## v20
## QAM
module QAM(clk, rst, en, Din, IFout);
input clk, rst, en;
input Din;
output reg signed [17:0] IFout;
wire [1:0] spc_out;
wire [1:0] sm_i;
wire [1:0] sm_q;
wire [1:0] lf_i;
wire [1:0] lf_q;
wire [1:0] usi_i;
wire [1:0] usi_q;
wire signed [17:0] srrc_i;
wire signed [17:0] srrc_q;
wire en0;
wire en1;
wire en2;
wire en3;
reg sm_ctrl;
reg [3:0] usi_ctrl;
reg [1:0] mix_cnt;
reg sync_i0, sync_i1, sync_q0, sync_q1;
reg ce2;
always @(posedge clk or posedge rst) begin
	if (rst) begin
	    ce2 <= 1'd0;
	end
	else begin
		ce2 <= ~ce2;
	end
end
assign en0 = en & ce2;
always @(posedge clk or posedge rst) begin
	if (rst) begin
	    sync_i0 <= 1'd0;
	    sync_q0 <= 1'd0; 
	end
	else begin
		sync_i0 <= sm_i[1];
		sync_q0 <= sm_q[1];
	end
end
always @(posedge clk or posedge rst) begin
	if (rst) begin
	    sync_i1 <= 1'd0;
	    sync_q1 <= 1'd0;
	end
	else begin
		sync_i1 <= sync_i0;
		sync_q1 <= sync_q0;
	end
end
always @(posedge clk or posedge rst) begin
	if (rst) begin
	    sm_ctrl <= 1'd0;
	end
	else if (ce2) begin
		sm_ctrl <= ~sm_ctrl;
	end
end
assign en1 = (sm_ctrl & ce2) ? 1'd1 : 1'd0;
always @(posedge clk or posedge rst) begin
	if (rst) begin
	    usi_ctrl <= 1'd0;
	end
	else if(en) begin
		if(usi_ctrl == 4'd8) usi_ctrl <= usi_ctrl;
		else usi_ctrl <= usi_ctrl + 4'd1;
	end
end
assign en2 = (usi_ctrl == 4'd8) ? 1'd1 : 1'd0;
assign en3 = 1'd1;
  ...
Size: about 1,200 flip-flops, about 22 I/O pins, about 72,000 um^2 of cells after synthesis.
Settings: LEC_CHECK=0, CAP_MARGIN=15, CORE_MARGIN=2, CORE_UTILIZATION=72, CTS_CLUSTER_DIAMETER=390, SETUP_SLACK_MARGIN=0.41, SLEW_MARGIN=20; clock period 3.92 ns.
run.sh (not shown) runs the stock make flow with config.mk's settings and CLKGATE_MAP_FILE=.
Here is what was changed in the inputs of v8 compared with v20.
Settings: putting ABC_AREA at 1 where nothing was set; putting CTS_CLUSTER_SIZE at 14 where nothing was set; clearing CTS_CLUSTER_DIAMETER, which used to be 390; putting PLACE_DENSITY_LB_ADDON at 0.24 where nothing was set; putting TNS_END_PERCENT at 5 where nothing was set; swapping 15 for 20 in CAP_MARGIN; clearing SETUP_SLACK_MARGIN, which used to be 0.41; swapping 3.92 for 2.88 in the clock period (ns, I/O delays scaled along).
### Flow results
- Status: v8 FAILED at 5_1_grt (tool error)
- v20 -> v8: synthesized cell count increased by more than 10%
- On v8: count of standard-cell rows is 1 higher than what v20 gave.
- Number of H-tree branching levels ended up 1 lower on v8 than on v20.
- v8: number of nets in the synthesized netlist is 1,188 higher than what v20 reported.
- Relative to v20, standard cell core area has increased by about 2.2% in v8.
- Synthesized chip area reported by yosys, v8 vs v20: up by a few percent
- Re post-CTS setup repair buffer count: v8 and v20 aren't equal, and the lower value belongs to v8.
- Compared v8 against v20; share of the synthesized netlist area taken by xor and xnor gates within noise.
Input-level comparison between v27 and v8:
Settings: ABC_AREA removed (was 1); TNS_END_PERCENT removed (was 5); CTS_CLUSTER_SIZE removed (was 14); the clock period (ns, I/O delays scaled along) changed from 2.88 to 3.84.
--- outcome ---
v27 ran in full, but the layout does not pass; the checks complain about negative setup slack. v8 did not finish: a tool error stopped it during 5_1_grt. Re synthesized instance count: v27 is 15% down on v8. v27 has core outline area below what v8 had. Sort v27 and v8 by mux share of post-synthesis cell area, descending, and v27 comes first. Re area of the mapped netlist: v8 was higher than v27. Going from v8 to v27, number of cell rows lower; synthesized-area fraction occupied by adder cells now larger. Between v27 and v8, share of synthesized cell area in and-or and or-and compound cells is higher for v27, v8 comes in under that. Going from v8 to v27, total die size shrinks by 2.4%. NOTE: core utilization before placement in v27 falls short of that of v8. Final weighted congestion in routability-driven placement shrinks by a few percent when moving from v8 to v27. Compare v27 and v8 | yosys synthesis chip area lower: v27.
